run A:
// ALU
module ALU(
input clk,
input [15:0]a,b,
input [3*8:0] op,
output  reg [31:0]out
    );
Size: ~3,100 cells after synthesis, ~90 I/O pins, about 18,000 µm² of cells after synthesis.
make LEC_CHECK=0 ABC_AREA=1 CAP_MARGIN=0 CORE_ASPECT_RATIO=0.53 CORE_MARGIN=2 CORE_UTILIZATION=50 GPL_ROUTABILITY_DRIVEN=1 HOLD_SLACK_MARGIN=-0.08 PLACE_DENSITY_LB_ADDON=0.12 SETUP_SLACK_MARGIN=5.0 SLEW_MARGIN=20 TNS_END_PERCENT=65 finish   # period 16.9 ns
run.sh (not shown) runs the stock make flow with config.mk's settings and CLKGATE_MAP_FILE=.
Although it ran to completion, run A produced a layout that fails the final checks because of setup timing.
Input-level comparison between run B and run A:
- PLACE_DENSITY_LB_ADDON: 0.12 -> 0.26
- TNS_END_PERCENT: 65 -> unset
- CORE_ASPECT_RATIO: 0.53 -> 0.58
- HOLD_SLACK_MARGIN: -0.08 -> unset
- CORE_UTILIZATION: 50 -> 31
- the clock period (ns, I/O delays scaled along): 16.9 -> 33.2
--- outcome ---
- Run B completed; timing, DRC and antenna clean
- In the tables for run B and run A, proportion of power drawn by the clock network reads lower with run B.
- Sort run B and run A by final worst hold slack, ascending, and run A comes first.
- Side by side, non-clock buffer instance count of the final layout turned out lower in run B than in run A.
- Instance count after placement with tap cells included: run B < run A
- A most crowded layer after global routing of met2 is what run A shows, while met1 belongs to run B.
- After synthesis and placement, the instance count of run B is below that of run A.
- [run B] ratio of final minimum period to clock period fell 53 points relative to run A
- Design area went down by more than a quarter going from run A to run B.

---

Starting RTL as in the previous note.
// ALU
module ALU(
input clk,
input [15:0]a,b,
input [3*8:0] op,
output  reg [31:0]out
    );
wire [15:0]z1,z2;
wire [31:0]z3;
reg [15:0] a1, a2, a3, b1, b2, b3;
reg [1:0] sel;
wire Cout;
always @(*)
if(  op == "" || op == "~" || op == "|" || op == "&" || op == "~&" || op == "~|" ||
     op == "^" || op == "~^" || op == ">>" || op == "<<" || op == "asr" || 
     op == "asl" || op == "ror" || op == "rol" || op == "cmp" )
 sel = 2'b00;
else if(op == "+" || op == "-")
    sel = 2'b01;
else if( op == "*" )
    sel = 2'b10;
else
    sel = 2'b00;
logical L(a1, b1, op, z1);
arithmetic AA1( a2,b2,op,z2,Cout);
multiplier M( clk,a3, b3, z3);
always @(*)
case(sel)
2'b00 : begin
        a1 = a;
        a2 = 0;
        a3 = 0;
        b1 = b;
        b2 = 0;
        b3 = 0;
        out[15:0] = z1;
        out[31:16] = 0;
        end
2'b01  : begin
        a1 = 0;
        a2 = a;
        a3 = 0;
        b1 = 0;
        b2 = b;
        b3 = 0;
        out[15:0] = z2;
        out[16] = Cout;
        out[31:17] = 0;
        end     
default :  begin
        a1 = 0;
        a2 = 0;
        a3 = a;
        b1 = 0;
        b2 = 0;
        b3 = b;
       out = z3;
        end            
endcase
endmodule
make LEC_CHECK=0 ABC_AREA=1 CAP_MARGIN=20 CORE_MARGIN=2 CORE_UTILIZATION=66 CTS_CLUSTER_DIAMETER=351 CTS_CLUSTER_SIZE=98 PLACE_DENSITY=0.4 SLEW_MARGIN=20 TNS_END_PERCENT=10 finish   # period 17.1 ns
The baseline did not get past clock tree synthesis, error DPL-0038.
Change:
Settings changed: ABC_AREA 1 to not set, CORE_UTILIZATION 66 to 40, CTS_CLUSTER_DIAMETER 351 to not set, CTS_CLUSTER_SIZE 98 to not set, PLACE_DENSITY 0.4 to not set, TNS_END_PERCENT 10 to not set.
Clock period 17.1 ns to 28.0 ns, I/O delays scaled along.
Effect:
- With this change the flow ran to the end with no violations
- synthesized cell count came out lower by 16%
- synthesized area came out lower by about 0.8%
- die size came out higher by 62%
Change:
Settings changed: CORE_UTILIZATION 40 to 65, CTS_CLUSTER_DIAMETER set to 59, SETUP_SLACK_MARGIN set to 4.6.
With this change the flow died in global routing with GRT-0232.
Area after synthesis does not change.
Synthesized cell count does not change.
Die size is lower by well over a third.

---

Starting RTL as in the previous note.
make LEC_CHECK=0 ABC_AREA=0 CAP_MARGIN=0 CELL_PAD_IN_SITES_GLOBAL_PLACEMENT=2 CORE_ASPECT_RATIO=0.58 CORE_MARGIN=7 CORE_UTILIZATION=17 CTS_CLUSTER_DIAMETER=362 CTS_CLUSTER_SIZE=22 GPL_ROUTABILITY_DRIVEN=1 GPL_TIMING_DRIVEN=0 MAX_ROUTING_LAYER=met4 PLACE_DENSITY_LB_ADDON=0.22 SLEW_MARGIN=20 finish   # period 17.3 ns
The baseline finished with negative setup slack left.
==> next run, changes <==
- ABC_AREA: 0 -> 1
- CELL_PAD_IN_SITES_GLOBAL_PLACEMENT: 2 -> default
- CORE_MARGIN: 7 -> 2
- CORE_UTILIZATION: 17 -> 67
- CTS_CLUSTER_DIAMETER: 362 -> 356
- CTS_CLUSTER_SIZE: 22 -> default
- GPL_TIMING_DRIVEN: 0 -> default
- MAX_ROUTING_LAYER: met4 -> default
- PLACE_DENSITY_LB_ADDON: 0.22 -> default
- SETUP_SLACK_MARGIN: default -> 5.0
- clock period: 17.3 -> 18.4 ns (I/O delays scaled with it)
Now the flow ended with an error in 4_1_cts, error DPL-0038.
Synthesized area climbs by 0.81%.
Die area shrinks by 75%.
Synthesized cell count increases by 19%.
==> next run, changes <==
- CORE_MARGIN: 2 -> 7
- CORE_UTILIZATION: 67 -> 17
- CTS_CLUSTER_DIAMETER: 356 -> 43
- CTS_CLUSTER_SIZE: default -> 22
- PLACE_DENSITY_LB_ADDON: default -> 0.22
- clock period: 18.4 -> 17.3 ns (I/O delays scaled with it)
Outcome:
- The new run ran to the end with violations: negative setup slack
- die size goes up to 4.1 times its value
- area after synthesis is unchanged
- synthesized cell count does not change
==> next run, changes <==
- CAP_MARGIN: 0 -> 20
- CORE_ASPECT_RATIO: 0.58 -> default
- CORE_MARGIN: 7 -> 2
- CORE_UTILIZATION: 17 -> 65
- CTS_CLUSTER_DIAMETER: 43 -> default
- CTS_CLUSTER_SIZE: 22 -> default
- GPL_ROUTABILITY_DRIVEN: 1 -> default
- PLACE_DENSITY_LB_ADDON: 0.22 -> default
- SETUP_SLACK_MARGIN: 5.0 -> default
- clock period: 17.3 -> 18.8 ns (I/O delays scaled with it)
With this change the flow stopped in 4_1_cts.
Die area drops by 75%.
Synthesized area is unchanged.
Synthesized cell count does not change.
==> next run, changes <==
- ABC_AREA: 1 -> default
- CORE_UTILIZATION: 65 -> 61
- SETUP_SLACK_MARGIN: default -> 5.0
- clock period: 18.8 -> 28.0 ns (I/O delays scaled with it)
Outcome: Now the flow went through all stages and came out clean; synthesized area is lower by 0.81%; die size is higher by 5.6%; synthesized cell count is lower by 16%.
==> next run, changes <==
- CORE_UTILIZATION: 61 -> 40
- GPL_TIMING_DRIVEN: default -> 0
- HOLD_SLACK_MARGIN: default -> 0.01
- SETUP_SLACK_MARGIN: 5.0 -> default
Total power went up by about 9%.
Final area went down by 11%.
Final cell count went up by about 3%.
Synthesized area stays the same.
Maximum frequency went down by 5.9%.
Clock power went up by 23%.
Die size went up by 51%.
Hold slack loses 0.046 ns.
Via count went down by 7.9%.
Worst setup slack loses 1.6 ns.

---

Starting RTL as in the previous note.
make LEC_CHECK=0 ABC_AREA=0 CAP_MARGIN=0 CORE_ASPECT_RATIO=0.58 CORE_MARGIN=2 CORE_UTILIZATION=48 CTS_CLUSTER_DIAMETER=369 CTS_CLUSTER_SIZE=98 GPL_ROUTABILITY_DRIVEN=1 PLACE_DENSITY_LB_ADDON=0.26 SLEW_MARGIN=20 TNS_END_PERCENT=30 finish   # period 33.2 ns
Change:
ABC_AREA = 1   (was 0)
CORE_UTILIZATION = 28   (was 48)
PLACE_DENSITY = 0.85   (was unset)
PLACE_DENSITY_LB_ADDON = unset   (was 0.26)
After rerunning:
- The new run passed the timing, design-rule and antenna checks
- combinational power goes up by 28%
- cell count goes up by 28%
- die size goes up by 71%
- setup slack improved by 4.0 ns
- clock-buffer cell count goes down by 3
- fmax goes up by 15%
- cell area goes up by 3.1%
Change:
CORE_UTILIZATION = 56   (was 28)
CTS_CLUSTER_DIAMETER = unset   (was 369)
CTS_CLUSTER_SIZE = unset   (was 98)
PLACE_DENSITY = unset   (was 0.85)
TNS_END_PERCENT = unset   (was 30)
clock period = 20.3 ns   (was 33.2 ns; I/O delays follow)
This time the run died in global routing (5_1_grt), error DPL-0038.
Synthesized area is unchanged.
Die size is lower by 49%.
Synthesized cell count stays the same.
Change:
CORE_UTILIZATION = 25   (was 56)
CTS_CLUSTER_DIAMETER = 369   (was unset)
CTS_CLUSTER_SIZE = 98   (was unset)
PLACE_DENSITY_LB_ADDON = 0.26   (was unset)
TNS_END_PERCENT = 30   (was unset)
clock period = 33.2 ns   (was 20.3 ns; I/O delays follow)
=> With this change the flow went through all stages and came out clean. Synthesized area stays the same. Die area is higher by well over a third. Synthesized cell count stays the same.

---

Starting RTL as in the previous note.
export LEC_CHECK = 0
export ABC_AREA = 1
export CAP_MARGIN = 20
export CORE_ASPECT_RATIO = 1.4
export CORE_MARGIN = 2
export CORE_UTILIZATION = 72
export CTS_CLUSTER_DIAMETER = 367
export CTS_CLUSTER_SIZE = 10
export PLACE_DENSITY = 0.42
export SLEW_MARGIN = 20
create_clock -name core_clock -period 14.7 [get_ports {clk}]
The starting point aborted during 3_5_place_dp with DPL-0038.
==> next run, changes <==
==> flow/config.mk (replaced) <==
export PLATFORM = sky130hd
export DESIGN_NAME = ALU
export DESIGN_NICKNAME = ALU
export VERILOG_FILES = /design/flow/design.v
export SDC_FILE = /design/flow/constraint.sdc
export NUM_CORES = 4
export LEC_CHECK = 0
export CAP_MARGIN = 20
export CORE_MARGIN = 2
export CORE_UTILIZATION = 13
export SLEW_MARGIN = 20
==> flow/constraint.sdc (replaced) <==
create_clock -name core_clock -period 35.4 [get_ports {clk}]
set_input_delay 7.0800 -clock core_clock [delete_from_list [all_inputs] [get_ports {clk}]]
set_output_delay 7.0800 -clock core_clock [all_outputs]
set_load 0.01 [all_outputs]
This time the run finished with timing, DRC and antenna clean.
Synthesized area went down by about 0.8%.
Die size went up to 5.3 times its value.
Synthesized cell count went down by about 16%.
==> next run, changes <==
--- a/flow/config.mk
+++ b/flow/config.mk
@@ -9,3 +9,4 @@
 export CORE_MARGIN = 2
-export CORE_UTILIZATION = 13
+export CORE_UTILIZATION = 67
+export CTS_CLUSTER_SIZE = 98
 export SLEW_MARGIN = 20
The changed run passed the timing, design-rule and antenna checks. Total power came out higher by 1.9%. Final cell count fell by 34%. Fmax drops by 2.2%. Critical path depth fell by 5. Synthesized cell count does not change. Via count climbs by 5.1%.
No activity file was given, so power comes from the tool's default toggle rates.
